$ cat flow/config.mk
export PLATFORM = sky130hd
export DESIGN_NAME = aoc_day2
export DESIGN_NICKNAME = aoc_day2
export VERILOG_FILES = /design/flow/design.v
export SDC_FILE = /design/flow/constraint.sdc
export NUM_CORES = 4
export LEC_CHECK = 0
export ABC_AREA = 0
export CAP_MARGIN = 40
export CORE_ASPECT_RATIO = 1.03
export CORE_MARGIN = 2
export CORE_UTILIZATION = 41
export CTS_CLUSTER_DIAMETER = 66
export GPL_ROUTABILITY_DRIVEN = 0
export MIN_ROUTING_LAYER = met2
export SETUP_SLACK_MARGIN = 0.53
export SLEW_MARGIN = 30
export TNS_END_PERCENT = 30
$ cat flow/constraint.sdc
create_clock -name core_clock -period 3.31 [get_ports {clock}]
set_input_delay 0.6620 -clock core_clock [delete_from_list [all_inputs] [get_ports {clock}]]
set_output_delay 0.6620 -clock core_clock [all_outputs]
set_load 0.01 [all_outputs]
$ cat flow/design.v
module bcd (
    start_value,
    reset,
    clock,
    increment,
    convert,
    ready,
    bcd_value,
    int_value,
    num_digits,
    is_invalid
);
    input [33:0] start_value;
    input reset;
    input clock;
    input increment;
    input convert;
    output ready;
    output [43:0] bcd_value;
    output [33:0] int_value;
    output [4:0] num_digits;
    output is_invalid;
    wire _56;
    wire [19:0] _52;
    wire [19:0] _51;
    wire _53;
    wire [15:0] _49;
    wire [15:0] _48;
    wire _50;
    wire [11:0] _46;
    wire [11:0] _45;
    wire _47;
    wire [7:0] _43;
    wire [7:0] _42;
    wire _44;
    wire [3:0] _40;
    wire [3:0] _39;
    wire _41;
    wire [3:0] _34;
    wire [4:0] _35;
    reg _54;
    wire _32;
    wire _55;
    wire _58;
    reg _60;
    wire _1;
    reg _57;
    wire [4:0] _30;
    wire [4:0] _104;
    wire [3:0] _102;
    wire [3:0] _101;
    wire _103;
    wire [4:0] _106;
    wire [4:0] _100;
    wire [3:0] _97;
    wire _99;
    wire [4:0] _107;
    wire [4:0] _96;
    wire [3:0] _93;
    wire _95;
    wire [4:0] _108;
    wire [4:0] _92;
    wire [3:0] _89;
    wire _91;
    wire [4:0] _109;
    wire [4:0] _88;
    wire [3:0] _85;
    wire _87;
    wire [4:0] _110;
    wire [4:0] _84;
    wire [3:0] _81;
    wire _83;
    wire [4:0] _111;
    wire [4:0] _80;
    wire [3:0] _77;
    wire _79;
    wire [4:0] _112;
    wire [4:0] _76;
    wire [3:0] _73;
    wire _75;
    wire [4:0] _113;
    wire [4:0] _72;
    wire [3:0] _69;
    wire _71;
    wire [4:0] _114;
    wire [4:0] _68;
    wire [3:0] _65;
    wire _67;
    wire [4:0] _115;
    wire [4:0] _64;
    wire [3:0] _61;
    wire _63;
    wire [4:0] _116;
    wire [4:0] _117;
    reg [4:0] _118;
    wire [4:0] _3;
    reg [4:0] _31;
    wire [33:0] _119;
    wire [33:0] _123;
    wire [33:0] _124;
    wire [33:0] _121;
    reg [33:0] _126;
    wire [33:0] _5;
    reg [33:0] _120;
    wire [43:0] _37;
    wire [3:0] _341;
    wire [3:0] _342;
    wire [3:0] _338;
    wire _339;
    wire _340;
    wire [3:0] _344;
    wire [3:0] _334;
    wire _331;
    wire _332;
    wire [3:0] _336;
    wire [3:0] _337;
    wire [3:0] _326;
    wire _323;
    wire _324;
    wire [3:0] _328;
    wire [3:0] _329;
    wire [3:0] _318;
    wire _315;
    wire _316;
    wire [3:0] _320;
    wire [3:0] _321;
    wire [3:0] _310;
    wire _307;
    wire _308;
    wire [3:0] _312;
    wire [3:0] _313;
    wire [3:0] _302;
    wire _299;
    wire _300;
    wire [3:0] _304;
    wire [3:0] _305;
    wire [3:0] _294;
    wire _291;
    wire _292;
    wire [3:0] _296;
    wire [3:0] _297;
    wire [3:0] _286;
    wire _283;
    wire _284;
    wire [3:0] _288;
    wire [3:0] _289;
    wire [3:0] _278;
    wire _275;
    wire _276;
    wire [3:0] _280;
    wire [3:0] _281;
    wire [3:0] _270;
    wire _267;
    wire _268;
    wire [3:0] _272;
    wire [3:0] _273;
    wire [3:0] _262;
    wire _259;
    wire _260;
    wire [3:0] _264;
    wire [3:0] _257;
    wire [3:0] _253;
    wire _255;
    wire [3:0] _249;
    wire _251;
    wire [3:0] _245;
    wire _247;
    wire [3:0] _241;
    wire _243;
    wire [3:0] _237;
    wire _239;
    wire [3:0] _233;
    wire _235;
    wire [3:0] _229;
    wire _231;
    wire [3:0] _225;
    wire _227;
    wire [3:0] _221;
    wire _223;
    wire [3:0] _218;
    wire _220;
    wire _224;
    wire _228;
    wire _232;
    wire _236;
    wire _240;
    wire _244;
    wire _248;
    wire _252;
    wire _256;
    wire [3:0] _265;
    wire [43:0] _345;
    wire [32:0] _130;
    wire [33:0] _132;
    wire [33:0] _8;
    wire [33:0] _129;
    reg [33:0] _134;
    wire [33:0] _9;
    reg [33:0] convert_buffer;
    wire _216;
    wire [3:0] _211;
    wire [3:0] _212;
    wire [3:0] _208;
    wire [3:0] _207;
    wire _209;
    wire _210;
    wire [3:0] _213;
    wire [3:0] _205;
    wire [3:0] _200;
    wire _202;
    wire _203;
    wire [3:0] _206;
    wire [3:0] _198;
    wire [3:0] _193;
    wire _195;
    wire _196;
    wire [3:0] _199;
    wire [3:0] _191;
    wire [3:0] _186;
    wire _188;
    wire _189;
    wire [3:0] _192;
    wire [3:0] _184;
    wire [3:0] _179;
    wire _181;
    wire _182;
    wire [3:0] _185;
    wire [3:0] _177;
    wire [3:0] _172;
    wire _174;
    wire _175;
    wire [3:0] _178;
    wire [3:0] _170;
    wire [3:0] _165;
    wire _167;
    wire _168;
    wire [3:0] _171;
    wire [3:0] _163;
    wire [3:0] _158;
    wire _160;
    wire _161;
    wire [3:0] _164;
    wire [3:0] _156;
    wire [3:0] _151;
    wire _153;
    wire _154;
    wire [3:0] _157;
    wire [3:0] _149;
    wire [3:0] _144;
    wire _146;
    wire _147;
    wire [3:0] _150;
    wire [3:0] _142;
    wire [3:0] _137;
    wire _139;
    wire _140;
    wire [3:0] _143;
    wire [43:0] _214;
    wire [42:0] _215;
    wire [43:0] _217;
    wire [43:0] _136;
    reg [43:0] _346;
    wire [43:0] _10;
    reg [43:0] _38;
    wire _364;
    wire [1:0] _25;
    wire vdd;
    wire gnd;
    wire _348;
    reg _349;
    wire _12;
    reg _28;
    wire _29;
    wire [1:0] _362;
    wire [1:0] _59;
    wire [5:0] _359;
    wire [5:0] _350;
    wire _14;
    wire _16;
    wire [5:0] _354;
    wire [5:0] _355;
    wire [5:0] _353;
    reg [5:0] _356;
    wire [5:0] _17;
    reg [5:0] bits_processed;
    wire _360;
    wire [1:0] _361;
    wire [1:0] _133;
    wire [1:0] _125;
    wire _19;
    wire [1:0] _357;
    wire _21;
    wire [1:0] _358;
    reg [1:0] _363;
    wire [1:0] _22;
    (* fsm_encoding="one_hot" *)
    reg [1:0] _26;
    reg _365;
    wire _23;
    assign _56 = 1'b0;
    assign _52 = _38[39:20];
    assign _51 = _38[19:0];
    assign _53 = _51 == _52;
    assign _49 = _38[31:16];
    assign _48 = _38[15:0];
    assign _50 = _48 == _49;
    assign _46 = _38[23:12];
    assign _45 = _38[11:0];
    assign _47 = _45 == _46;
    assign _43 = _38[15:8];
    assign _42 = _38[7:0];
    assign _44 = _42 == _43;
    assign _40 = _38[7:4];
    assign _39 = _38[3:0];
    assign _41 = _39 == _40;
    assign _34 = _31[4:1];
    assign _35 = { _56,
                   _34 };
    always @* begin
        case (_35)
        0:
            _54 <= gnd;
        1:
            _54 <= _41;
        2:
            _54 <= _44;
        3:
            _54 <= _47;
        4:
            _54 <= _50;
        default:
            _54 <= _53;
        endcase
    end
    assign _32 = _31[0:0];
    assign _55 = _32 ? gnd : _54;
    assign _58 = _29 ? _57 : _55;
    always @* begin
        case (_26)
        2'b11:
            _60 <= _58;
        default:
            _60 <= _57;
        endcase
    end
    assign _1 = _60;
    always @(posedge _16) begin
        if (_14)
            _57 <= _56;
        else
            _57 <= _1;
    end
    assign _30 = 5'b00000;
    assign _104 = 5'b00001;
    assign _102 = 4'b0000;
    assign _101 = _38[3:0];
    assign _103 = _101 == _102;
    assign _106 = _103 ? _30 : _104;
    assign _100 = 5'b00010;
    assign _97 = _38[7:4];
    assign _99 = _97 == _102;
    assign _107 = _99 ? _106 : _100;
    assign _96 = 5'b00011;
    assign _93 = _38[11:8];
    assign _95 = _93 == _102;
    assign _108 = _95 ? _107 : _96;
    assign _92 = 5'b00100;
    assign _89 = _38[15:12];
    assign _91 = _89 == _102;
    assign _109 = _91 ? _108 : _92;
    assign _88 = 5'b00101;
    assign _85 = _38[19:16];
    assign _87 = _85 == _102;
    assign _110 = _87 ? _109 : _88;
    assign _84 = 5'b00110;
    assign _81 = _38[23:20];
    assign _83 = _81 == _102;
    assign _111 = _83 ? _110 : _84;
    assign _80 = 5'b00111;
    assign _77 = _38[27:24];
    assign _79 = _77 == _102;
    assign _112 = _79 ? _111 : _80;
    assign _76 = 5'b01000;
    assign _73 = _38[31:28];
    assign _75 = _73 == _102;
    assign _113 = _75 ? _112 : _76;
    assign _72 = 5'b01001;
    assign _69 = _38[35:32];
    assign _71 = _69 == _102;
    assign _114 = _71 ? _113 : _72;
    assign _68 = 5'b01010;
    assign _65 = _38[39:36];
    assign _67 = _65 == _102;
    assign _115 = _67 ? _114 : _68;
    assign _64 = 5'b01011;
    assign _61 = _38[43:40];
    assign _63 = _61 == _102;
    assign _116 = _63 ? _115 : _64;
    assign _117 = _29 ? _116 : _31;
    always @* begin
        case (_26)
        2'b11:
            _118 <= _117;
        default:
            _118 <= _31;
        endcase
    end
    assign _3 = _118;
    always @(posedge _16) begin
        if (_14)
            _31 <= _30;
        else
            _31 <= _3;
    end
    assign _119 = 34'b0000000000000000000000000000000000;
    assign _123 = 34'b0000000000000000000000000000000001;
    assign _124 = _120 + _123;
    assign _121 = _21 ? _8 : _120;
    always @* begin
        case (_26)
        2'b00:
            _126 <= _121;
        2'b10:
            _126 <= _124;
        default:
            _126 <= _120;
        endcase
    end
    assign _5 = _126;
    always @(posedge _16) begin
        if (_14)
            _120 <= _119;
        else
            _120 <= _5;
    end
    assign _37 = 44'b00000000000000000000000000000000000000000000;
    assign _341 = 4'b0001;
    assign _342 = _218 + _341;
    assign _338 = 4'b1001;
    assign _339 = _218 < _338;
    assign _340 = ~ _339;
    assign _344 = _340 ? _102 : _342;
    assign _334 = _221 + _341;
    assign _331 = _221 < _338;
    assign _332 = ~ _331;
    assign _336 = _332 ? _102 : _334;
    assign _337 = _220 ? _336 : _221;
    assign _326 = _225 + _341;
    assign _323 = _225 < _338;
    assign _324 = ~ _323;
    assign _328 = _324 ? _102 : _326;
    assign _329 = _224 ? _328 : _225;
    assign _318 = _229 + _341;
    assign _315 = _229 < _338;
    assign _316 = ~ _315;
    assign _320 = _316 ? _102 : _318;
    assign _321 = _228 ? _320 : _229;
    assign _310 = _233 + _341;
    assign _307 = _233 < _338;
    assign _308 = ~ _307;
    assign _312 = _308 ? _102 : _310;
    assign _313 = _232 ? _312 : _233;
    assign _302 = _237 + _341;
    assign _299 = _237 < _338;
    assign _300 = ~ _299;
    assign _304 = _300 ? _102 : _302;
    assign _305 = _236 ? _304 : _237;
    assign _294 = _241 + _341;
    assign _291 = _241 < _338;
    assign _292 = ~ _291;
    assign _296 = _292 ? _102 : _294;
    assign _297 = _240 ? _296 : _241;
    assign _286 = _245 + _341;
    assign _283 = _245 < _338;
    assign _284 = ~ _283;
    assign _288 = _284 ? _102 : _286;
    assign _289 = _244 ? _288 : _245;
    assign _278 = _249 + _341;
    assign _275 = _249 < _338;
    assign _276 = ~ _275;
    assign _280 = _276 ? _102 : _278;
    assign _281 = _248 ? _280 : _249;
    assign _270 = _253 + _341;
    assign _267 = _253 < _338;
    assign _268 = ~ _267;
    assign _272 = _268 ? _102 : _270;
    assign _273 = _252 ? _272 : _253;
    assign _262 = _257 + _341;
    assign _259 = _257 < _338;
    assign _260 = ~ _259;
    assign _264 = _260 ? _102 : _262;
    assign _257 = _38[43:40];
    assign _253 = _38[39:36];
    assign _255 = _253 == _338;
    assign _249 = _38[35:32];
    assign _251 = _249 == _338;
    assign _245 = _38[31:28];
    assign _247 = _245 == _338;
    assign _241 = _38[27:24];
    assign _243 = _241 == _338;
    assign _237 = _38[23:20];
    assign _239 = _237 == _338;
    assign _233 = _38[19:16];
    assign _235 = _233 == _338;
    assign _229 = _38[15:12];
    assign _231 = _229 == _338;
    assign _225 = _38[11:8];
    assign _227 = _225 == _338;
    assign _221 = _38[7:4];
    assign _223 = _221 == _338;
    assign _218 = _38[3:0];
    assign _220 = _218 == _338;
    assign _224 = _220 ? _223 : gnd;
    assign _228 = _224 ? _227 : gnd;
    assign _232 = _228 ? _231 : gnd;
    assign _236 = _232 ? _235 : gnd;
    assign _240 = _236 ? _239 : gnd;
    assign _244 = _240 ? _243 : gnd;
    assign _248 = _244 ? _247 : gnd;
    assign _252 = _248 ? _251 : gnd;
    assign _256 = _252 ? _255 : gnd;
    assign _265 = _256 ? _264 : _257;
    assign _345 = { _265,
                    _273,
                    _281,
                    _289,
                    _297,
                    _305,
                    _313,
                    _321,
                    _329,
                    _337,
                    _344 };
    assign _130 = convert_buffer[32:0];
    assign _132 = { _130,
                    _56 };
    assign _8 = start_value;
    assign _129 = _21 ? _8 : convert_buffer;
    always @* begin
        case (_26)
        2'b00:
            _134 <= _129;
        2'b01:
            _134 <= _132;
        default:
            _134 <= convert_buffer;
        endcase
    end
    assign _9 = _134;
    always @(posedge _16) begin
        if (_14)
            convert_buffer <= _119;
        else
            convert_buffer <= _9;
    end
    assign _216 = convert_buffer[33:33];
    assign _211 = 4'b0011;
    assign _212 = _207 + _211;
    assign _208 = 4'b0101;
    assign _207 = _38[3:0];
    assign _209 = _207 < _208;
    assign _210 = ~ _209;
    assign _213 = _210 ? _212 : _207;
    assign _205 = _200 + _211;
    assign _200 = _38[7:4];
    assign _202 = _200 < _208;
    assign _203 = ~ _202;
    assign _206 = _203 ? _205 : _200;
    assign _198 = _193 + _211;
    assign _193 = _38[11:8];
    assign _195 = _193 < _208;
    assign _196 = ~ _195;
    assign _199 = _196 ? _198 : _193;
    assign _191 = _186 + _211;
    assign _186 = _38[15:12];
    assign _188 = _186 < _208;
    assign _189 = ~ _188;
    assign _192 = _189 ? _191 : _186;
    assign _184 = _179 + _211;
    assign _179 = _38[19:16];
    assign _181 = _179 < _208;
    assign _182 = ~ _181;
    assign _185 = _182 ? _184 : _179;
    assign _177 = _172 + _211;
    assign _172 = _38[23:20];
    assign _174 = _172 < _208;
    assign _175 = ~ _174;
    assign _178 = _175 ? _177 : _172;
    assign _170 = _165 + _211;
    assign _165 = _38[27:24];
    assign _167 = _165 < _208;
    assign _168 = ~ _167;
    assign _171 = _168 ? _170 : _165;
    assign _163 = _158 + _211;
    assign _158 = _38[31:28];
    assign _160 = _158 < _208;
    assign _161 = ~ _160;
    assign _164 = _161 ? _163 : _158;
    assign _156 = _151 + _211;
    assign _151 = _38[35:32];
    assign _153 = _151 < _208;
    assign _154 = ~ _153;
    assign _157 = _154 ? _156 : _151;
    assign _149 = _144 + _211;
    assign _144 = _38[39:36];
    assign _146 = _144 < _208;
    assign _147 = ~ _146;
    assign _150 = _147 ? _149 : _144;
    assign _142 = _137 + _211;
    assign _137 = _38[43:40];
    assign _139 = _137 < _208;
    assign _140 = ~ _139;
    assign _143 = _140 ? _142 : _137;
    assign _214 = { _143,
                    _150,
                    _157,
                    _164,
                    _171,
                    _178,
                    _185,
                    _192,
                    _199,
                    _206,
                    _213 };
    assign _215 = _214[42:0];
    assign _217 = { _215,
                    _216 };
    assign _136 = _21 ? _37 : _38;
    always @* begin
        case (_26)
        2'b00:
            _346 <= _136;
        2'b01:
            _346 <= _217;
        2'b10:
            _346 <= _345;
        default:
            _346 <= _38;
        endcase
    end
    assign _10 = _346;
    always @(posedge _16) begin
        if (_14)
            _38 <= _37;
        else
            _38 <= _10;
    end
    assign _364 = _21 ? gnd : vdd;
    assign _25 = 2'b00;
    assign vdd = 1'b1;
    assign gnd = 1'b0;
    assign _348 = _29 ? vdd : gnd;
    always @* begin
        case (_26)
        2'b11:
            _349 <= _348;
        default:
            _349 <= _28;
        endcase
    end
    assign _12 = _349;
    always @(posedge _16) begin
        if (_14)
            _28 <= _56;
        else
            _28 <= _12;
    end
    assign _29 = ~ _28;
    assign _362 = _29 ? _26 : _25;
    assign _59 = 2'b11;
    assign _359 = 6'b100001;
    assign _350 = 6'b000000;
    assign _14 = reset;
    assign _16 = clock;
    assign _354 = 6'b000001;
    assign _355 = bits_processed + _354;
    assign _353 = _21 ? _350 : bits_processed;
    always @* begin
        case (_26)
        2'b00:
            _356 <= _353;
        2'b01:
            _356 <= _355;
        default:
            _356 <= bits_processed;
        endcase
    end
    assign _17 = _356;
    always @(posedge _16) begin
        if (_14)
            bits_processed <= _350;
        else
            bits_processed <= _17;
    end
    assign _360 = bits_processed == _359;
    assign _361 = _360 ? _59 : _26;
    assign _133 = 2'b01;
    assign _125 = 2'b10;
    assign _19 = increment;
    assign _357 = _19 ? _125 : _26;
    assign _21 = convert;
    assign _358 = _21 ? _133 : _357;
    always @* begin
        case (_26)
        2'b00:
            _363 <= _358;
        2'b01:
            _363 <= _361;
        2'b10:
            _363 <= _59;
        2'b11:
            _363 <= _362;
        default:
            _363 <= _26;
        endcase
    end
    assign _22 = _363;
    always @(posedge _16) begin
        if (_14)
            _26 <= _25;
        else
            _26 <= _22;
    end
    always @* begin
        case (_26)
        2'b00:
            _365 <= _364;
        default:
            _365 <= gnd;
        endcase
    end
    assign _23 = _365;
    assign ready = _23;
    assign bcd_value = _38;
    assign int_value = _120;
    assign num_digits = _31;
    assign is_invalid = _57;
endmodule
module aoc (
    data_value,
    data_valid,
    reset,
    clock,
    puzzle,
    result_valid,
    result_value,
    data_ready,
    debug
);
    input [63:0] data_value;
    input data_valid;
    input reset;
    input clock;
    input [4:0] puzzle;
    output result_valid;
    output [63:0] result_value;
    output data_ready;
    output [1:0] debug;
    wire [1:0] _29;
    wire [1:0] _63;
    wire [1:0] _59;
    wire [1:0] _58;
    wire [1:0] _60;
    wire [1:0] _61;
    wire [1:0] _62;
    wire [1:0] _64;
    wire [1:0] _66;
    wire [1:0] _67;
    wire [1:0] _1;
    reg [1:0] _30;
    wire _68;
    wire _72;
    wire _70;
    wire _71;
    wire _73;
    wire _74;
    wire _3;
    reg _69;
    wire [63:0] _89;
    wire [33:0] _79;
    wire [29:0] _78;
    wire [63:0] _80;
    wire [63:0] _81;
    wire _77;
    wire [63:0] _82;
    wire [63:0] _83;
    wire [63:0] _84;
    wire [63:0] _85;
    wire [63:0] _86;
    wire [63:0] _87;
    wire [63:0] _88;
    wire [63:0] _5;
    reg [63:0] invalid_sum;
    wire [63:0] _91;
    wire [63:0] _92;
    wire [63:0] _93;
    wire [63:0] _94;
    wire [63:0] _95;
    wire [63:0] _6;
    reg [63:0] _90;
    wire _150;
    wire _151;
    wire _152;
    wire [33:0] _33;
    wire [33:0] _146;
    wire [33:0] _147;
    wire [33:0] _142;
    wire [33:0] _143;
    wire [33:0] _144;
    wire [63:0] _9;
    wire [33:0] _136;
    wire _11;
    wire [33:0] _137;
    wire [33:0] _133;
    wire [33:0] _134;
    wire _126;
    wire [33:0] _97;
    wire [33:0] _96;
    wire [33:0] _98;
    wire [33:0] _99;
    wire [33:0] _100;
    wire [33:0] _101;
    wire [33:0] _12;
    reg [33:0] range;
    wire [33:0] _118;
    wire _56;
    wire _102;
    wire _103;
    wire _104;
    wire _105;
    wire _106;
    wire _107;
    wire _13;
    reg _51;
    wire gnd;
    wire _109;
    wire _110;
    wire _111;
    wire _112;
    wire _14;
    reg _49;
    wire _16;
    wire _18;
    wire [84:0] _52;
    wire _53;
    wire _54;
    wire _57;
    wire [33:0] _119;
    wire [33:0] _116;
    wire [33:0] _120;
    wire [33:0] _121;
    wire [33:0] _122;
    wire [33:0] _123;
    wire [33:0] _124;
    wire [33:0] _19;
    reg [33:0] range_counter;
    wire _47;
    wire _127;
    wire vdd;
    wire _108;
    wire _125;
    wire _128;
    wire _129;
    wire _130;
    wire _131;
    wire _20;
    reg _40;
    wire _42;
    wire [33:0] _135;
    wire [33:0] _138;
    wire [33:0] _139;
    wire [33:0] _140;
    wire [33:0] _21;
    reg [33:0] _36;
    wire _38;
    wire [33:0] _145;
    wire [33:0] _148;
    wire [33:0] _149;
    wire [33:0] _22;
    reg [33:0] _32;
    wire _34;
    wire _153;
    wire [4:0] _27;
    wire [4:0] _24;
    wire _28;
    wire _154;
    wire _25;
    reg _114;
    assign _29 = 2'b00;
    assign _63 = 2'b01;
    assign _59 = 2'b11;
    assign _58 = 2'b10;
    assign _60 = _57 ? _59 : _58;
    assign _61 = _47 ? _60 : _30;
    assign _62 = _42 ? _61 : _30;
    assign _64 = _38 ? _63 : _62;
    assign _66 = _34 ? _29 : _64;
    assign _67 = _28 ? _66 : _30;
    assign _1 = _67;
    always @(posedge _18) begin
        if (_16)
            _30 <= _29;
        else
            _30 <= _1;
    end
    assign _68 = 1'b0;
    assign _72 = _11 ? gnd : vdd;
    assign _70 = _11 ? gnd : vdd;
    assign _71 = _38 ? _70 : gnd;
    assign _73 = _34 ? _72 : _71;
    assign _74 = _28 ? _73 : _69;
    assign _3 = _74;
    always @(posedge _18) begin
        if (_16)
            _69 <= _68;
        else
            _69 <= _3;
    end
    assign _89 = 64'b0000000000000000000000000000000000000000000000000000000000000000;
    assign _79 = _52[78:45];
    assign _78 = 30'b000000000000000000000000000000;
    assign _80 = { _78,
                   _79 };
    assign _81 = invalid_sum + _80;
    assign _77 = _52[84:84];
    assign _82 = _77 ? _81 : invalid_sum;
    assign _83 = _57 ? _82 : invalid_sum;
    assign _84 = _47 ? _83 : invalid_sum;
    assign _85 = _42 ? _84 : invalid_sum;
    assign _86 = _38 ? invalid_sum : _85;
    assign _87 = _34 ? invalid_sum : _86;
    assign _88 = _28 ? _87 : invalid_sum;
    assign _5 = _88;
    always @(posedge _18) begin
        if (_16)
            invalid_sum <= _89;
        else
            invalid_sum <= _5;
    end
    assign _91 = _47 ? _90 : invalid_sum;
    assign _92 = _42 ? _91 : _90;
    assign _93 = _38 ? _90 : _92;
    assign _94 = _34 ? _90 : _93;
    assign _95 = _28 ? _94 : _90;
    assign _6 = _95;
    always @(posedge _18) begin
        if (_16)
            _90 <= _89;
        else
            _90 <= _6;
    end
    assign _150 = _47 ? gnd : vdd;
    assign _151 = _42 ? _150 : gnd;
    assign _152 = _38 ? _114 : _151;
    assign _33 = 34'b0000000000000000000000000000000000;
    assign _146 = _9[33:0];
    assign _147 = _11 ? _146 : _32;
    assign _142 = _114 ? _33 : _32;
    assign _143 = _47 ? _32 : _142;
    assign _144 = _42 ? _143 : _32;
    assign _9 = data_value;
    assign _136 = _9[33:0];
    assign _11 = data_valid;
    assign _137 = _11 ? _136 : _36;
    assign _133 = _114 ? _33 : _36;
    assign _134 = _47 ? _36 : _133;
    assign _126 = _114 ? gnd : _125;
    assign _97 = 34'b0000000000000000000000000000000001;
    assign _96 = _36 - _32;
    assign _98 = _96 + _97;
    assign _99 = _38 ? range : _98;
    assign _100 = _34 ? range : _99;
    assign _101 = _28 ? _100 : range;
    assign _12 = _101;
    always @(posedge _18) begin
        if (_16)
            range <= _33;
        else
            range <= _12;
    end
    assign _118 = range_counter + _97;
    assign _56 = _51 == gnd;
    assign _102 = _57 ? vdd : gnd;
    assign _103 = _47 ? _102 : gnd;
    assign _104 = _42 ? _103 : gnd;
    assign _105 = _38 ? _51 : _104;
    assign _106 = _34 ? _51 : _105;
    assign _107 = _28 ? _106 : _51;
    assign _13 = _107;
    always @(posedge _18) begin
        if (_16)
            _51 <= _68;
        else
            _51 <= _13;
    end
    assign gnd = 1'b0;
    assign _109 = _108 ? vdd : gnd;
    assign _110 = _38 ? _49 : _109;
    assign _111 = _34 ? _49 : _110;
    assign _112 = _28 ? _111 : _49;
    assign _14 = _112;
    always @(posedge _18) begin
        if (_16)
            _49 <= _68;
        else
            _49 <= _14;
    end
    assign _16 = reset;
    assign _18 = clock;
    bcd
        bcd
        ( .clock(_18),
          .reset(_16),
          .convert(_49),
          .start_value(_32),
          .increment(_51),
          .ready(_52[0:0]),
          .bcd_value(_52[44:1]),
          .int_value(_52[78:45]),
          .num_digits(_52[83:79]),
          .is_invalid(_52[84:84]) );
    assign _53 = _52[0:0];
    assign _54 = _53 == vdd;
    assign _57 = _54 & _56;
    assign _119 = _57 ? _118 : range_counter;
    assign _116 = _114 ? _33 : range_counter;
    assign _120 = _47 ? _119 : _116;
    assign _121 = _42 ? _120 : range_counter;
    assign _122 = _38 ? range_counter : _121;
    assign _123 = _34 ? range_counter : _122;
    assign _124 = _28 ? _123 : range_counter;
    assign _19 = _124;
    always @(posedge _18) begin
        if (_16)
            range_counter <= _33;
        else
            range_counter <= _19;
    end
    assign _47 = range_counter < range;
    assign _127 = _47 ? _125 : _126;
    assign vdd = 1'b1;
    assign _108 = ~ _40;
    assign _125 = _108 ? vdd : _40;
    assign _128 = _42 ? _127 : _125;
    assign _129 = _38 ? _40 : _128;
    assign _130 = _34 ? _40 : _129;
    assign _131 = _28 ? _130 : _40;
    assign _20 = _131;
    always @(posedge _18) begin
        if (_16)
            _40 <= _68;
        else
            _40 <= _20;
    end
    assign _42 = _40 == vdd;
    assign _135 = _42 ? _134 : _36;
    assign _138 = _38 ? _137 : _135;
    assign _139 = _34 ? _36 : _138;
    assign _140 = _28 ? _139 : _36;
    assign _21 = _140;
    always @(posedge _18) begin
        if (_16)
            _36 <= _33;
        else
            _36 <= _21;
    end
    assign _38 = _36 == _33;
    assign _145 = _38 ? _32 : _144;
    assign _148 = _34 ? _147 : _145;
    assign _149 = _28 ? _148 : _32;
    assign _22 = _149;
    always @(posedge _18) begin
        if (_16)
            _32 <= _33;
        else
            _32 <= _22;
    end
    assign _34 = _32 == _33;
    assign _153 = _34 ? _114 : _152;
    assign _27 = 5'b00100;
    assign _24 = puzzle;
    assign _28 = _24 == _27;
    assign _154 = _28 ? _153 : _114;
    assign _25 = _154;
    always @(posedge _18) begin
        if (_16)
            _114 <= _68;
        else
            _114 <= _25;
    end
    assign result_valid = _114;
    assign result_value = _90;
    assign data_ready = _69;
    assign debug = _30;
endmodule
module aoc_top (
    puzzle,
    data_value,
    data_valid,
    reset,
    clock,
    result_valid,
    result_value,
    data_ready,
    debug
);
    input [4:0] puzzle;
    input [63:0] data_value;
    input data_valid;
    input reset;
    input clock;
    output result_valid;
    output [63:0] result_value;
    output data_ready;
    output [1:0] debug;
    wire [1:0] _16;
    wire _17;
    wire [63:0] _18;
    wire [4:0] _5;
    wire [63:0] _7;
    wire _9;
    wire _11;
    wire _13;
    wire [67:0] _15;
    wire _19;
    assign _16 = _15[67:66];
    assign _17 = _15[65:65];
    assign _18 = _15[64:1];
    assign _5 = puzzle;
    assign _7 = data_value;
    assign _9 = data_valid;
    assign _11 = reset;
    assign _13 = clock;
    aoc
        aoc
        ( .clock(_13),
          .reset(_11),
          .data_valid(_9),
          .data_value(_7),
          .puzzle(_5),
          .result_valid(_15[0:0]),
          .result_value(_15[64:1]),
          .data_ready(_15[65:65]),
          .debug(_15[67:66]) );
    assign _19 = _15[0:0];
    assign result_valid = _19;
    assign result_value = _18;
    assign data_ready = _17;
    assign debug = _16;
endmodule
module aoc_day2 (
    input         clock,
    input         reset,
    input  [63:0] data_value,
    input         data_valid,
    output        data_ready,
    output        result_valid,
    output [63:0] result_value
);
    wire [1:0] debug_unused;
    aoc aoc (
        .clock        (clock),
        .reset        (reset),
        .puzzle       (5'b00100),
        .data_value   (data_value),
        .data_valid   (data_valid),
        .data_ready   (data_ready),
        .result_valid (result_valid),
        .result_value (result_value),
        .debug        (debug_unused)
    );
endmodule
$ cat flow/run.sh
#!/bin/bash
# the make line also repeats each setting of config.mk as NAME=value (left out here)
make -C /OpenROAD-flow-scripts/flow DESIGN_CONFIG=/design/flow/config.mk WORK_HOME=/design/flow/orfs CLKGATE_MAP_FILE= finish
==> results.cfg, run 1 <==
; generated from flow reports
[critical_path]
critPathKind = reg2reg
cp_top_family = AND-OR/OR-AND gates
cpMaxStageDelayCell = or4b_2
cp.required_ns = 3.82
ff2ff_path_depth = 12
crit_path_max_fanout = 3
arrival_ns = 3.57
cp.depth = 12
cp-end-kind = flop
reg2reg_from = aoc._32[2]$_SDFFE_PP0P_
critPathCapture = aoc.range[10]$_SDFFE_PP0P_
worstSetupStartpointType = flop
crit_start = aoc._32[2]$_SDFFE_PP0P_
slowest_delay_ns = 0.64
r2r-end = aoc.range[10]$_SDFFE_PP0P_
cp_num_buf_inv = 1
path_cells = inv_4, ha_4, ha_1, a21o_1, a21oi_2, o21bai_1, a21oi_1, o21bai_1, a21oi_1, o21ai_0, or4b_2, o311ai_0
reg2reg_slack_ns = 0.24

[clock_tree]
clock_path_buffers = 3
cts_hold_buf = 0
root_buffer = clkbuf_16
htree_levels = 2
cts_tree = yes
numCtsBuffers = 48
cts_sinks = 397
clk_pin_slew_ns = 0.07
clock_latency_ns = 0.61

[synth]
flop_cell = dfxtp_1
area_leaders = dfxtp_1, ha_1, a21oi_1, nand2_1, nor2_1
synth.largest_area_cell = dfxtp_1
yosys.area_share.xor_xnor = 0.0476
mux_share = 0.0317
syn-cell-area_um2 = 23900
synth_top_area_share = 0.332
fp_nets = 3321
common_cells = nand2_1, dfxtp_1, a21oi_1, nor2_1, ha_1
numSynthFlops = 397
aoi_share = 0.221
synth_stat.cells = 3083
synth-area-yosys_um2 = 23900
post-synth-top-count-cell = nand2_1
synth-edff-count = 0
ys_sh_simple = 0.225
synth-async-reset-ratio = 0
ys_seq_share = 0.332
syn_area_per_cell_um2 = 7.76
top_logic_kind = simple AND/OR/NAND/NOR gates
syn-instance-count = 3083
adder_share = 0.0900
synth.yosys.warnings = 2
synth_cell_types = 94

[global_routing]
grt_pass1_vias = 33451
grt_overflow = 0
grt_max_degree = 132
met3_usage = 0.455
gr-max-usage-layer = met3
grt_pass1_wl_um = 117000
grtUsageMet2 = 0.441
antenna_found_initial = 0
grtUsageMet1 = 0
grt_util_all_layers = 0.355

[floorplanning]
rows = 89
ios = 133
coreArea_um2 = 57500
die_area_um2 = 60300
fp_util = 0.417
chipHeight_um = 249
die_w_um = 242

[flow_run]
cap_viol_max_count = 0
warnings = 85

[placed_design]
dp_cells = 3867
place.port_buffers = 102
dpl.hpwl_um = 48600
pre_cts_ws_ns = 0.0839

[final_timing]
relSlewSlack = 0.396
setup_viol = 0
max_freq_mhz = 326
period_used_share = 0.927
period_needed_ns = 3.07
fin_tns_setup_ns = 0
whs_ns = 0.453
hold_violations = 0
fin_skew_ns = 0.0528
rsz0062_at_grt = true
layout_setup_ws_ns = 0.243
slew_viol_final = 0
worst_pin_slew_ns = 0.907

[detailed_routing]
drc = 4
drt_iter0_markers = 7655
wire_per_inst_um = 19.0
num_vias = 32484
ant_nets = 0
routed_wl_um = 77200
via_per_inst = 8.00
firstDrtPassIters = 53

[hold_path]
hold_class = reg2reg
min_to = aoc._90[28]$_SDFFE_PP0P_
hold_start = aoc._90[28]$_SDFFE_PP0P_
min_delay_path_depth = 2

[run_status]
violations = DRC
run_status = finished with violations

[layout]
syn2layout_area_growth_pct = 28.0
nets = 3486
instances_no_fill = 4059
through the flow:
step	utilization	cell area, um^2
2_1_floorplan	-	24100
3_3_place_gp	0.456	26200
6_report	0.533	30600
5_1_grt	0.533	30600
4_1_cts	0.511	29400
3_5_place_dp	0.456	26200
metal layers:
metal	vias to the layer above	share of wire
li1	11203	-
met1	11212	0
met2	8783	0.49
met3	1269	0.39
met4	17	0.11
met5	-	0.0057
area by class of cell:
cell class	instances	area (um^2)
Clock inverter	19	228
Antenna cell	3	7.51
Sequential cell	397	8090
Multi-Input combinational cell	2357	16400
Tap cell	773	967
Fill cell	5361	26800
Clock buffer	66	1400
Inverter	140	538
Timing Repair Buffer	304	2960
repair_timing:
action,CTS,global route
endpoints found under the hold margin,0,0
pin swaps,88,86
setup buffers,41,50
resized,210,179
setup endpoints to repair,255,291
cloned,5,6
==> run 2: changes to the inputs <==
ABC_AREA = unset   (was 0)
CAP_MARGIN = 5   (was 40)
CORE_ASPECT_RATIO = unset   (was 1.03)
CORE_UTILIZATION = 67   (was 41)
CTS_CLUSTER_DIAMETER = 93   (was 66)
CTS_CLUSTER_SIZE = 20   (was unset)
GPL_ROUTABILITY_DRIVEN = unset   (was 0)
MIN_ROUTING_LAYER = unset   (was met2)
SETUP_SLACK_MARGIN = unset   (was 0.53)
SLEW_MARGIN = 20   (was 30)
TNS_END_PERCENT = unset   (was 30)
clock period = 2.81 ns   (was 3.31 ns; I/O delays follow)
==> run 2 against run 1 <==
  * The layout fails its checks (setup timing)
  * Critical endpoint is now aoc.range[29]$_SDFFE_PP0P_
  * Die area fell by 38%
  * Setup slack got worse by 0.75 ns
  * Critical path depth did not move
  * Largest cell class unchanged
  * Critical path type unchanged
  * First-iteration DRC count fell by 55%
==> results.cfg, run 2 <==
; generated from flow reports
[run_status]
run_status = finished with violations
violations = setup timing

[synth]
syn-instance-count = 3083
synth_top_area_share = 0.332
syn_area_per_cell_um2 = 7.76
area_leaders = dfxtp_1, ha_1, a21oi_1, nand2_1, nor2_1
synth-area-yosys_um2 = 23900
flop_cell = dfxtp_1
syn-cell-area_um2 = 23900
ys_sh_simple = 0.225
adder_share = 0.0900
synth_cell_types = 94
post-synth-top-count-cell = nand2_1
synth.yosys.warnings = 2
top_logic_kind = simple AND/OR/NAND/NOR gates
common_cells = nand2_1, dfxtp_1, a21oi_1, nor2_1, ha_1
yosys.area_share.xor_xnor = 0.0476
ys_seq_share = 0.332
fp_nets = 3321
synth-async-reset-ratio = 0
synth-edff-count = 0
synth.largest_area_cell = dfxtp_1
aoi_share = 0.221
synth_stat.cells = 3083
numSynthFlops = 397
mux_share = 0.0317

[layout]
fillCellCount = 1860
seq_area_um2 = 8000
logic_area_um2 = 16400
syn2layout_area_growth_pct = 28.7
nets = 3678

[floorplanning]
die_area_um2 = 37200
die_w_um = 193
fp_util = 0.676
coreArea_um2 = 35400
ios = 133
rows = 69
chipHeight_um = 193

[detailed_routing]
drc = 0
wire_per_inst_um = 22.3
via_per_inst = 6.82
routed_wl_um = 87100
firstDrtPassIters = 10
num_vias = 26638
drt_iter0_markers = 3429
ant_nets = 0

[global_routing]
grt_pass1_vias = 23687
met3_usage = 0.0472
antenna_found_initial = 2
grtUsageMet1 = 0.466
gr-max-usage-layer = met2
grt_pass1_wl_um = 116000
grt_overflow = 0
grt_max_degree = 134
grtUsageMet2 = 0.669
grt_util_all_layers = 0.379

[final_timing]
max_freq_mhz = 301
layout_setup_ws_ns = -0.507
setup_viol = 222
rsz0062_at_grt = true
relSlewSlack = 0.399
whs_ns = 0.305
hold_violations = 0
fin_skew_ns = 0.0318
fin_tns_setup_ns = -41.92
worst_pin_slew_ns = 0.901
period_used_share = 1.18
slew_viol_final = 0
period_needed_ns = 3.32

[clock_tree]
htree_levels = 1
cts_tree = yes
numCtsBuffers = 23
clock_latency_ns = 0.60
root_buffer = clkbuf_16
cts_sinks = 397
clock_path_buffers = 3
clk_pin_slew_ns = 0.10

[critical_path]
reg2reg_from = aoc._32[11]$_SDFFE_PP0P_
cp.depth = 12
arrival_ns = 3.79
slowest_delay_ns = 0.59
crit_start = aoc._32[11]$_SDFFE_PP0P_
worstSetupStartpointType = flop
path_cells = inv_1, ha_1, ha_4, nand4_1, o221ai_2, o21ai_2, nand3_2, o21a_4, o41ai_4, buf_4, xor2_1, a21oi_1
ff2ff_path_depth = 12
crit_path_max_fanout = 4
critPathKind = reg2reg
cp_num_buf_inv = 2
cp.required_ns = 3.29
r2r-end = aoc.range[29]$_SDFFE_PP0P_
cp-end-kind = flop
critPathCapture = aoc.range[29]$_SDFFE_PP0P_
cp_top_family = AND-OR/OR-AND gates
reg2reg_slack_ns = -0.51
cpMaxStageDelayCell = ha_1

[hold_path]
hold_start = reset
min_delay_path_depth = 2
min_to = aoc.bcd._38[27]$_SDFFE_PP0P_
hold_class = in2reg

[placed_design]
place.port_buffers = 102
finalWeightedCongestion = 0.943
dpl.hpwl_um = 49500

[flow_run]
warnings = 90
cap_viol_max_count = 0
==> run 2: metal layers <==
metal | vias to the layer above | routed length [um]
met5 | - | 0
met4 | 0 | 6700
met3 | 617 | 8940
met2 | 1906 | 40100
met1 | 12456 | 31300
li1 | 11659 | -
==> run 2: final cells by class <==
| cell class | instances | share of cell area |
|---|---|---|
| Timing Repair Buffer | 520 | 0.151 |
| Sequential cell | 397 | 0.260 |
| Antenna cell | 3 | 0.000244 |
| Multi-Input combinational cell | 2358 | 0.534 |
| Inverter | 140 | 0.0171 |
| Clock buffer | 25 | 0.0193 |
| Tap cell | 461 | 0.0187 |
| Clock inverter | 1 | 0.000284 |
==> run 2: timing repair <==
item                                    CTS  global route
gates cloned                              7            10
pin swaps                                72           176
endpoints found under the setup margin  221           228
resized                                 137           214
hold buffers                              0             0
setup buffers                            18            32
==> run 2: metrics by stage <==
step                cells  cell area (um^2)  utilization  setup slack [ns]
finish               3905             30800        0.870            -0.507
floorplan            3083             24100            -           -0.0798
CTS                  3861             29400        0.830            -0.181
detailed placement   3812             27800        0.786            -0.343
global placement     3812             27800        0.786            -0.283
global route         3902             30800        0.870            -0.551
==> run 3: changes to the inputs <==
CAP_MARGIN = 20   (was 5)
CORE_UTILIZATION = 70   (was 67)
CTS_CLUSTER_DIAMETER = 98   (was 93)
clock period = 2.75 ns   (was 2.81 ns; I/O delays follow)
==> run 3 against run 2 <==
  * The run now fails in global routing (5_1_grt)
  * Die area is 4.2% lower
  * Synthesized cell count unchanged
  * Area after synthesis did not move
==> results.cfg, run 3 <==
; implementation run metrics
[run_status]
run_status = stopped before the end
lastStage = global routing (5_1_grt)
error = [ERROR GRT-0232] Routing congestion too high. Check the congestion heatmap in the GUI.

[synth]
ys_sh_simple = 0.225
mux_share = 0.0317
synth_stat.cells = 3083
aoi_share = 0.221
syn-cell-area_um2 = 23900
common_cells = nand2_1, dfxtp_1, a21oi_1, nor2_1, ha_1
adder_share = 0.0900
top_logic_kind = simple AND/OR/NAND/NOR gates
synth-async-reset-ratio = 0
numSynthFlops = 397
synth.yosys.warnings = 2
synth_cell_types = 94
post-synth-top-count-cell = nand2_1
synth.largest_area_cell = dfxtp_1
synth-area-yosys_um2 = 23900
synth-edff-count = 0
area_leaders = dfxtp_1, ha_1, a21oi_1, nand2_1, nor2_1
yosys.area_share.xor_xnor = 0.0476
ys_seq_share = 0.332
synth_top_area_share = 0.332
syn-instance-count = 3083
flop_cell = dfxtp_1
syn_area_per_cell_um2 = 7.76
fp_nets = 3321

[clock_tree]
cts_hold_buf = 0
root_buffer = clkbuf_16
numCtsBuffers = 23
clock_path_buffers = 3
cts_sinks = 397
htree_levels = 1

[floorplanning]
die_w_um = 189
coreArea_um2 = 33600
fp_util = 0.712
chipHeight_um = 189
die_area_um2 = 35700
ios = 133
rows = 67

[placed_design]
dpl.hpwl_um = 52000
pre_cts_ws_ns = -0.339
place.port_buffers = 102
finalWeightedCongestion = 0.964

[global_routing]
grt_overflow = 4633
grt_util_all_layers = 1.10
==> run 3: what timing repair did <==
| item | CTS |
|---|---|
| endpoints found under the hold margin | 0 |
| pin swaps | 146 |
| resized | 235 |
| cloned | 17 |
| buffers inserted | 46 |
| setup endpoints to repair | 241 |
==> run 3: metrics by stage <==
step	cells	util	instance area, um^2	hold WS [ns]
3_5_place_dp	3806	0.830	27900	0.446
3_3_place_gp	3806	0.830	27900	0.439
4_1_cts	3891	0.905	30400	0.313
2_1_floorplan	3083	-	24200	0.432
==> run 3: per-layer routing <==
| metal | overflow | GRT usage |
|---|---|---|
| met2 | 3582 | 1.50 |
| met4 | 935 | 1.24 |
| met3 | 53 | 0.807 |
| met1 | 47 | 0.939 |
| met5 | 16 | 0.560 |
==> run 4: changes to the inputs <==
CORE_UTILIZATION = 66   (was 70)
CTS_CLUSTER_DIAMETER = 49   (was 98)
CTS_CLUSTER_SIZE = unset   (was 20)
MAX_ROUTING_LAYER = met4   (was unset)
SETUP_SLACK_MARGIN = -0.19   (was unset)
clock period = 2.68 ns   (was 2.75 ns; I/O delays follow)
==> run 4 against run 3 <==
  * Now fails the layout checks on capacitance limit, slew limit, setup timing
  * Synthesized cell count unchanged
  * Area after synthesis is the same
  * Die area up 5.9%
==> results.cfg, run 4 <==
; generated from flow reports
[critical_path]
crit_path_max_fanout = 17
cp_top_family = AND-OR/OR-AND gates
crit_start = aoc.range[12]$_SDFFE_PP0P_
reg2reg_from = aoc.range[12]$_SDFFE_PP0P_
critPathKind = reg2reg
slowest_delay_ns = 1.46
cp_common_cell = a21oi_4
arrival_ns = 4.92
r2r-end = aoc._32[10]$_SDFFE_PP0P_
critPathCapture = aoc._32[10]$_SDFFE_PP0P_
cp-end-kind = flop
path_cells = inv_1, ha_1, nand2_1, o21ai_0, a2bb2oi_4, o311ai_4, a22oi_4, buf_8, a21oi_4, a21o_1, buf_6, a21oi_4, buf_12, clkbuf_16, a22o_1
cpMaxStageDelayCell = o21ai_0
worstSetupStartpointType = flop
ff2ff_path_depth = 15
cp.required_ns = 3.14
reg2reg_slack_ns = -1.77
cp.depth = 15
cp_num_buf_inv = 5

[clock_tree]
cts_tree = yes
clk_pin_slew_ns = 0.07
clock_path_buffers = 3
numCtsBuffers = 46
cts_hold_buf = 0
cts_sinks = 397
htree_levels = 2
root_buffer = clkbuf_16
clock_latency_ns = 0.61

[detailed_routing]
drt_iter0_markers = 3989
routed_wl_um = 98200
drc = 0
via_per_inst = 7.00
firstDrtPassIters = 27
num_vias = 28081
ant_nets = 0
wire_per_inst_um = 24.5

[floorplanning]
chipHeight_um = 194
rows = 69
fp_util = 0.671
die_area_um2 = 37800
die_w_um = 194
coreArea_um2 = 35700
ios = 133

[placed_design]
dp_cells = 3876
finalWeightedCongestion = 0.960
dpl.hpwl_um = 50200
post_dp_cell_area_um2 = 28200
place.port_buffers = 102

[hold_path]
hold_class = in2reg
hold_start = reset
min_delay_path_depth = 2
min_to = aoc.bcd._31[2]$_SDFFE_PP0P_

[run_status]
violations = capacitance limit, slew limit, setup timing
run_status = finished with violations

[final_timing]
fin_skew_ns = 0.0269
period_used_share = 1.66
max_freq_mhz = 224
relSlewSlack = -0.306
slew_viol_final = 2
worst_pin_slew_ns = 1.94
layout_setup_ws_ns = -1.77
rsz0062_at_grt = true
period_needed_ns = 4.45
hold_violations = 0
setup_viol = 276

[synth]
synth_top_area_share = 0.332
synth_stat.cells = 3083
synth_cell_types = 94
adder_share = 0.0900
flop_cell = dfxtp_1
syn-cell-area_um2 = 23900
synth.largest_area_cell = dfxtp_1
synth-async-reset-ratio = 0
ys_sh_simple = 0.225
mux_share = 0.0317
top_logic_kind = simple AND/OR/NAND/NOR gates
numSynthFlops = 397
aoi_share = 0.221
ys_seq_share = 0.332
syn-instance-count = 3083
area_leaders = dfxtp_1, ha_1, a21oi_1, nand2_1, nor2_1
post-synth-top-count-cell = nand2_1
syn_area_per_cell_um2 = 7.76
yosys.area_share.xor_xnor = 0.0476
common_cells = nand2_1, dfxtp_1, a21oi_1, nor2_1, ha_1
synth-edff-count = 0
synth.yosys.warnings = 2
synth-area-yosys_um2 = 23900
fp_nets = 3321

[global_routing]
grt_pass1_wl_um = 126000
grt_overflow = 0
grt_pass1_vias = 25538
grt_max_degree = 98
antenna_found_initial = 3
grt_util_all_layers = 0.415

[layout]
logic_area_um2 = 16400
syn2layout_area_growth_pct = 34.0
nets = 3746
fillCellCount = 1553
instances_no_fill = 4011
final_area_um2 = 32100
seq_area_um2 = 7990

[flow_run]
cap_viol_max_count = 1
warnings = 84
[run 4: area by class of cell]
cell class / count / share of cell area
Tap cell: 461 / 0.0180
Clock buffer: 60 / 0.0404
Sequential cell: 397 / 0.249
Clock inverter: 24 / 0.0118
Multi-Input combinational cell: 2358 / 0.510
Inverter: 140 / 0.0164
Antenna cell: 6 / 0.000468
Timing Repair Buffer: 565 / 0.154
[run 4: routing by layer]
layer / GRT usage / up-vias / routed length (um)
li1: - / 11830 / -
met1: 0.474 / 12874 / 32900
met2: 0.698 / 2418 / 43700
met3: 0.0734 / 959 / 12100
met4: 0.212 / 0 / 9510
met5: - / - / 0
[run 4: metrics by stage]
| stage | util | setup slack (ns) | hold WS [ns] | TNS, ns |
|---|---|---|---|---|
| after floorplan | - | -0.303 | 0.432 | -5.60 |
| final | 0.899 | -1.77 | 0.348 | -382.33 |
| after detailed placement | 0.790 | -0.555 | 0.446 | -70.65 |
| after global placement | 0.790 | -0.510 | 0.442 | -31.07 |
| after CTS | 0.860 | -0.362 | 0.324 | -21.17 |
| after global routing | 0.899 | -1.54 | 0.355 | -328.73 |
[run 4: what timing repair did]
action                     4_1_cts  5_1_grt
setup buffers                   21       30
cloned                           4       13
pin swaps                       66      165
setup endpoints to repair      241      218
resized                        119      205
==> run 5: changes to the inputs <==
CORE_UTILIZATION = 40   (was 66)
CTS_CLUSTER_DIAMETER = unset   (was 49)
MAX_ROUTING_LAYER = unset   (was met4)
SETUP_SLACK_MARGIN = 0.39   (was -0.19)
clock period = 3.93 ns   (was 2.68 ns; I/O delays follow)
==> run 5 against run 4 <==
  * The run now finishes clean
  * Setup slack better by 2.3 ns
  * Critical path depth is 3 lower
  * Register-to-register slack gained 2.3 ns
  * Critical path type unchanged
  * Critical endpoint is now aoc.range[32]$_SDFFE_PP0P_
==> results.cfg, run 5 <==
; generated from flow reports
[final_timing]
fin_skew_ns = 0.0148
rsz0062_at_grt = true
slew_viol_final = 0
period_needed_ns = 3.40
hold_violations = 0
relSlewSlack = 0.329
worst_pin_slew_ns = 1.01
fin_tns_setup_ns = 0
setup_viol = 0
period_used_share = 0.866
whs_ns = 0.450
max_freq_mhz = 294

[synth]
top_logic_kind = simple AND/OR/NAND/NOR gates
synth-edff-count = 0
post-synth-top-count-cell = nand2_1
synth.largest_area_cell = dfxtp_1
synth-async-reset-ratio = 0
synth_top_area_share = 0.332
area_leaders = dfxtp_1, ha_1, a21oi_1, nand2_1, nor2_1
synth_stat.cells = 3083
flop_cell = dfxtp_1
syn-instance-count = 3083
syn-cell-area_um2 = 23900
aoi_share = 0.221
fp_nets = 3321
yosys.area_share.xor_xnor = 0.0476
adder_share = 0.0900
ys_sh_simple = 0.225
synth.yosys.warnings = 2
ys_seq_share = 0.332
synth_cell_types = 94
syn_area_per_cell_um2 = 7.76
synth-area-yosys_um2 = 23900
common_cells = nand2_1, dfxtp_1, a21oi_1, nor2_1, ha_1
numSynthFlops = 397
mux_share = 0.0317

[layout]
fillCellCount = 5815
final_core_util = 0.463
nets = 3335
syn2layout_area_growth_pct = 14.4
logic_area_um2 = 14900
seq_area_um2 = 7950

[critical_path]
cp_top_family = AND-OR/OR-AND gates
path_cells = ha_1, inv_1, ha_1, a21o_1, a21oi_1, or4_1, a21oi_4, a2111oi_4, o31ai_2, nand3_1, mux2i_1, a311o_1
worstSetupStartpointType = flop
crit_path_max_fanout = 5
cp_common_cell = ha_1
cp-end-kind = flop
arrival_ns = 3.88
reg2reg_from = aoc._32[1]$_SDFFE_PP0P_
slowest_delay_ns = 0.61
critPathCapture = aoc.range[32]$_SDFFE_PP0P_
reg2reg_slack_ns = 0.53
cp.depth = 12
cp_num_buf_inv = 1
cp.required_ns = 4.40
crit_start = aoc._32[1]$_SDFFE_PP0P_
critPathKind = reg2reg
cpMaxStageDelayCell = or4_1
r2r-end = aoc.range[32]$_SDFFE_PP0P_
ff2ff_path_depth = 12

[floorplanning]
die_area_um2 = 61800
coreArea_um2 = 59100
rows = 89
die_w_um = 249
chipHeight_um = 249
ios = 133
fp_util = 0.405

[hold_path]
hold_start = aoc.range[9]$_SDFFE_PP0P_
min_delay_path_depth = 2
hold_class = reg2reg
min_to = aoc.range[9]$_SDFFE_PP0P_

[clock_tree]
numCtsBuffers = 47
cts_tree = yes
root_buffer = clkbuf_16
clk_pin_slew_ns = 0.06
clock_latency_ns = 0.60
cts_hold_buf = 0
clock_path_buffers = 3
cts_sinks = 397
htree_levels = 2

[global_routing]
antenna_found_initial = 3
grt_pass1_vias = 21372
grt_max_degree = 156
grt_pass1_wl_um = 111000
grt_overflow = 0
grt_util_all_layers = 0.215

[flow_run]
warnings = 84
cap_viol_max_count = 0

[detailed_routing]
firstDrtPassIters = 20
wl_met1_um = 30900
routed_wl_um = 68600
ant_nets = 0
drc = 0
via_per_inst = 5.69
drt_iter0_markers = 1536
routed-wl-met3_um = 3430
wl_met2_um = 32200
num_vias = 22237
wire_per_inst_um = 17.6
top_layer = met5

[placed_design]
finalWeightedCongestion = 0.877
place.port_buffers = 102
dpl.hpwl_um = 48800

[run_status]
run_status = complete, no violations
-- run 5: layout make-up --
class | count | share of cell area
Antenna cell | 2 | 0.000183
Clock buffer | 69 | 0.0512
Clock inverter | 16 | 0.00754
Inverter | 140 | 0.0192
Multi-Input combinational cell | 2356 | 0.544
Sequential cell | 397 | 0.290
Tap cell | 773 | 0.0353
Timing Repair Buffer | 155 | 0.0524
-- run 5: metal layers --
| layer | vias up | GRT usage |
|---|---|---|
| li1 | 11026 | - |
| met1 | 10613 | 0.277 |
| met2 | 480 | 0.365 |
| met3 | 116 | 0.0367 |
| met4 | 2 | 0.0717 |
| met5 | - | 0 |
-- run 5: repair_timing --
item | in CTS | in global routing
gates resized | 3 | 21
endpoints found under the setup margin | 46 | 105
pin swaps | 0 | 5
setup buffers | 0 | 2
-- run 5: metrics by stage --
step / area [um^2] / setup WS [ns] / std cells
5_1_grt: 27400 / 0.369 / 3906
2_1_floorplan: 23900 / 0.838 / 3083
3_3_place_gp: 25600 / 0.405 / 3819
4_1_cts: 27200 / 0.344 / 3904
6_report: 27400 / 0.525 / 3908
3_5_place_dp: 25600 / 0.309 / 3819
==> run 6: changes to the inputs <==
CAP_MARGIN = 15   (was 20)
CELL_PAD_IN_SITES_DETAIL_PLACEMENT = 1   (was unset)
CELL_PAD_IN_SITES_GLOBAL_PLACEMENT = 0   (was unset)
CORE_UTILIZATION = 38   (was 40)
PLACE_DENSITY_LB_ADDON = 0.29   (was unset)
SETUP_SLACK_MARGIN = unset   (was 0.39)
TNS_END_PERCENT = 55   (was unset)
clock period = 3.54 ns   (was 3.93 ns; I/O delays follow)
==> run 6 against run 5 <==
  * Setup slack got worse by 0.38 ns
  * Worst hold slack got worse by 0.00090 ns
  * Highest routed layer is now met4
  * Still clean on timing, DRC and antenna
  * Wire length increased by 9.5%
  * Via count increased by 2.4%
  * Non-clock buffer count increased by 46
  * Critical path depth decreased by 1
  * First-iteration DRC count decreased by 16%
  * Critical path type unchanged
  * Largest cell class unchanged
  * Flip-flop count unchanged
  * Sequential share of layout area decreased by 0.36 points
==> results.cfg, run 6 <==
; generated from flow reports
[synth]
synth-edff-count = 0
synth_top_area_share = 0.332
flop_cell = dfxtp_1
syn_area_per_cell_um2 = 7.76
fp_nets = 3321
post-synth-top-count-cell = nand2_1
synth-area-yosys_um2 = 23900
synth_stat.cells = 3083
top_logic_kind = simple AND/OR/NAND/NOR gates
syn-instance-count = 3083
adder_share = 0.0900
synth.largest_area_cell = dfxtp_1
syn-cell-area_um2 = 23900
aoi_share = 0.221
common_cells = nand2_1, dfxtp_1, a21oi_1, nor2_1, ha_1
mux_share = 0.0317
synth.yosys.warnings = 2
ys_seq_share = 0.332
ys_sh_simple = 0.225
synth_cell_types = 94
synth-async-reset-ratio = 0
area_leaders = dfxtp_1, ha_1, a21oi_1, nand2_1, nor2_1
numSynthFlops = 397
yosys.area_share.xor_xnor = 0.0476

[flow_run]
warnings = 82
cap_viol_max_count = 0

[critical_path]
crit_start = aoc._32[9]$_SDFFE_PP0P_
cp-end-kind = flop
cp_num_buf_inv = 1
cp.required_ns = 4.03
critPathCapture = aoc.range[32]$_SDFFE_PP0P_
slowest_delay_ns = 0.58
cp_common_cell = ha_1
ff2ff_path_depth = 11
critPathKind = reg2reg
cp.depth = 11
path_cells = inv_1, ha_1, ha_1, nand4_1, or4_1, a21oi_2, a2111oi_4, o31ai_2, nand3_1, mux2i_1, a311o_1
cpMaxStageDelayCell = or4_1
crit_path_max_fanout = 5
reg2reg_slack_ns = 0.15
worstSetupStartpointType = flop
arrival_ns = 3.88
reg2reg_from = aoc._32[9]$_SDFFE_PP0P_
r2r-end = aoc.range[32]$_SDFFE_PP0P_
cp_top_family = AND-OR/OR-AND gates

[floorplanning]
rows = 92
fp_util = 0.382
die_w_um = 255
coreArea_um2 = 62600
chipHeight_um = 255
ios = 133
die_area_um2 = 65000

[hold_path]
hold_class = reg2reg
min_delay_path_depth = 2
hold_start = aoc.range[20]$_SDFFE_PP0P_
min_to = aoc.range[20]$_SDFFE_PP0P_

[layout]
fillCellCount = 7637
syn2layout_area_growth_pct = 15.9
nets = 3381
final_core_util = 0.443

[detailed_routing]
firstDrtPassIters = 5
n_antenna_cell = 0
num_vias = 22774
drc = 0
drt_iter0_markers = 1292
via_per_inst = 5.66
wire_per_inst_um = 18.7
ant_nets = 0
routed_wl_um = 75100

[global_routing]
grt_pass1_wl_um = 122000
antenna_found_initial = 0
gr-max-usage-layer = met2
grt_util_all_layers = 0.228
grtUsageMet2 = 0.394
grtUsageMet1 = 0.297
grt_overflow = 0
grt_max_degree = 101
grt_pass1_vias = 23149
met3_usage = 0.0262

[final_timing]
relSlewSlack = 0.406
rsz0062_at_grt = true
max_freq_mhz = 295
worst_pin_slew_ns = 0.890
hold_violations = 0
fin_skew_ns = 0.0346
period_used_share = 0.958
fin_tns_setup_ns = 0
whs_ns = 0.450
slew_viol_final = 0
setup_viol = 0
period_needed_ns = 3.39

[clock_tree]
numCtsBuffers = 47
clk_pin_slew_ns = 0.06
cts_sinks = 397
htree_levels = 2
cts_hold_buf = 0
cts_tree = yes
clock_latency_ns = 0.60
root_buffer = clkbuf_16
clock_path_buffers = 3

[placed_design]
finalWeightedCongestion = 0.902
place.port_buffers = 102
dpl.hpwl_um = 53300

[run_status]
run_status = complete, no violations
run 6: layout make-up:
type,count,area (um^2),area share
Timing Repair Buffer,201,1840,0.0663
Tap cell,846,1060,0.0382
Multi-Input combinational cell,2356,14800,0.534
Clock inverter,17,205,0.00740
Inverter,140,526,0.0189
Sequential cell,397,7960,0.287
Clock buffer,66,1350,0.0486
run 6: layer usage:
layer	part of all wire	wire (um)
met1	0.45	33900
met4	0.025	1870
met2	0.49	36500
met5	0	0
met3	0.038	2850
run 6: through the flow:
stage,cells,area [um^2],worst slack (ns)
6_report,4023,27700,0.149
5_1_grt,4023,27700,-0.0272
4_1_cts,4022,27700,0.0686
3_5_place_dp,3939,26100,-0.0115
3_3_place_gp,3939,26100,0.0954
2_1_floorplan,3083,23900,0.448
run 6: repair_timing:
item                                    in CTS  in global routing
resized                                      1                  9
endpoints found under the setup margin       1                 12
pin swaps                                    0                  1
buffers inserted                             0                  1
==> run 7: changes to the inputs <==
CAP_MARGIN = 20   (was 15)
CELL_PAD_IN_SITES_DETAIL_PLACEMENT = unset   (was 1)
CELL_PAD_IN_SITES_GLOBAL_PLACEMENT = unset   (was 0)
CORE_UTILIZATION = 47   (was 38)
CTS_CLUSTER_SIZE = 64   (was unset)
GPL_TIMING_DRIVEN = 0   (was unset)
MAX_ROUTING_LAYER = met5   (was unset)
MIN_ROUTING_LAYER = met2   (was unset)
PLACE_DENSITY_LB_ADDON = 0.03   (was 0.29)
SLEW_MARGIN = 15   (was 20)
TNS_END_PERCENT = unset   (was 55)
clock period = 2.58 ns   (was 3.54 ns; I/O delays follow)
==> run 7 against run 6 <==
  * Now fails the layout checks on setup timing
  * Count of clock-buffer cells in the layout decreased by 3
  * Critical endpoint is now aoc._32[0]$_SDFFE_PP0P_
==> results.cfg, run 7 <==
; generated from flow reports
[run_status]
run_status = finished with violations
violations = setup timing

[final_timing]
worst_pin_slew_ns = 1.17
setup_viol = 282
fin_skew_ns = 0.0276
slew_viol_final = 0
hold_violations = 0
whs_ns = 0.449
layout_setup_ws_ns = -0.721
rsz0062_at_grt = true
max_freq_mhz = 303
period_needed_ns = 3.30
relSlewSlack = 0.213
period_used_share = 1.28

[critical_path]
cp_num_buf_inv = 5
cp.required_ns = 3.12
ff2ff_path_depth = 14
reg2reg_from = aoc._36[29]$_SDFFE_PP0P_
cp-end-kind = flop
crit_path_max_fanout = 10
cp_top_family = simple AND/OR/NAND/NOR gates
crit_start = aoc._36[29]$_SDFFE_PP0P_
r2r-end = aoc._32[0]$_SDFFE_PP0P_
slowest_delay_ns = 0.49
reg2reg_slack_ns = -0.72
critPathKind = reg2reg
critPathCapture = aoc._32[0]$_SDFFE_PP0P_
cpMaxStageDelayCell = nor4_4
worstSetupStartpointType = flop
path_cells = nor4_4, nand4_1, nor3_4, buf_4, buf_6, nor2_4, nand2_2, a21oi_4, a21o_4, a21oi_4, buf_12, buf_4, buf_6, a22o_1
cp.depth = 14
arrival_ns = 3.85

[detailed_routing]
drc = 0
num_vias = 34364
drt_iter0_markers = 8282
via_per_inst = 8.31
routed_wl_um = 96300
wire_per_inst_um = 23.3
firstDrtPassIters = 36
ant_nets = 0

[layout]
nets = 3664
final_area_um2 = 34200
fillCellCount = 3918
final_core_util = 0.682
instances_no_fill = 4137
syn2layout_area_growth_pct = 43.0

[synth]
synth.largest_area_cell = dfxtp_1
synth-async-reset-ratio = 0
flop_cell = dfxtp_1
numSynthFlops = 397
ys_seq_share = 0.332
synth-area-yosys_um2 = 23900
synth_top_area_share = 0.332
syn_area_per_cell_um2 = 7.76
syn-cell-area_um2 = 23900
common_cells = nand2_1, dfxtp_1, a21oi_1, nor2_1, ha_1
fp_nets = 3321
synth_cell_types = 94
post-synth-top-count-cell = nand2_1
syn-instance-count = 3083
adder_share = 0.0900
yosys.area_share.xor_xnor = 0.0476
synth.yosys.warnings = 2
top_logic_kind = simple AND/OR/NAND/NOR gates
ys_sh_simple = 0.225
mux_share = 0.0317
aoi_share = 0.221
area_leaders = dfxtp_1, ha_1, a21oi_1, nand2_1, nor2_1
synth_stat.cells = 3083
synth-edff-count = 0

[global_routing]
grt_overflow = 0
grt_pass1_vias = 36628
grt_pass1_wl_um = 141000
grt_max_degree = 14
antenna_found_initial = 0
grt_util_all_layers = 0.513

[placed_design]
post_dp_cell_area_um2 = 26200
dp_cells = 3857
finalWeightedCongestion = 1.02
dpl.hpwl_um = 62800
place.port_buffers = 102

[floorplanning]
die_area_um2 = 52700
coreArea_um2 = 50200
rows = 82
ios = 133
chipHeight_um = 230
fp_util = 0.477
die_w_um = 230

[hold_path]
min_delay_path_depth = 2
hold_start = aoc._90[51]$_SDFFE_PP0P_
hold_class = reg2reg
min_to = aoc._90[51]$_SDFFE_PP0P_

[clock_tree]
clk_pin_slew_ns = 0.06
root_buffer = clkbuf_16
cts_sinks = 397
numCtsBuffers = 45
clock_latency_ns = 0.62
cts_tree = yes
clock_path_buffers = 3
htree_levels = 2

[flow_run]
cap_viol_max_count = 0
warnings = 82
==> run 7: metrics by stage <==
step / worst slack [ns] / TNS, ns
after CTS: -0.488 / -64.43
final: -0.721 / -125.62
after detailed placement: -2.05 / -542.14
after floorplan: -0.221 / -3.97
after global routing: -0.641 / -119.38
after global placement: -1.97 / -529.99
==> run 7: routing by layer <==
layer	up-vias	track usage	part of all wire
li1	11576	-	-
met1	11594	-	0
met2	9438	0.581	0.45
met3	1689	0.678	0.40
met4	67	0.148	0.14
met5	-	0.288	0.015
==> run 7: final cells by class <==
cell class | instances | area (um^2) | area share
clock inverter | 20 | 322 | 0.00939
multi-input combinational | 2357 | 18500 | 0.540
antenna | 3 | 7.51 | 0.000219
tap | 672 | 841 | 0.0246
inverter | 140 | 544 | 0.0159
sequential | 397 | 8170 | 0.239
clock buffer | 63 | 1350 | 0.0393
timing repair buffer | 307 | 3150 | 0.0920
buffer | 178 | 1360 | 0.0398
==> run 7: timing repair <==
item	4_1_cts	5_1_grt
hold buffers	0	0
endpoints found under the setup margin	394	390
pin swaps	211	168
resized	644	487
gates cloned	17	6
setup buffers	124	66
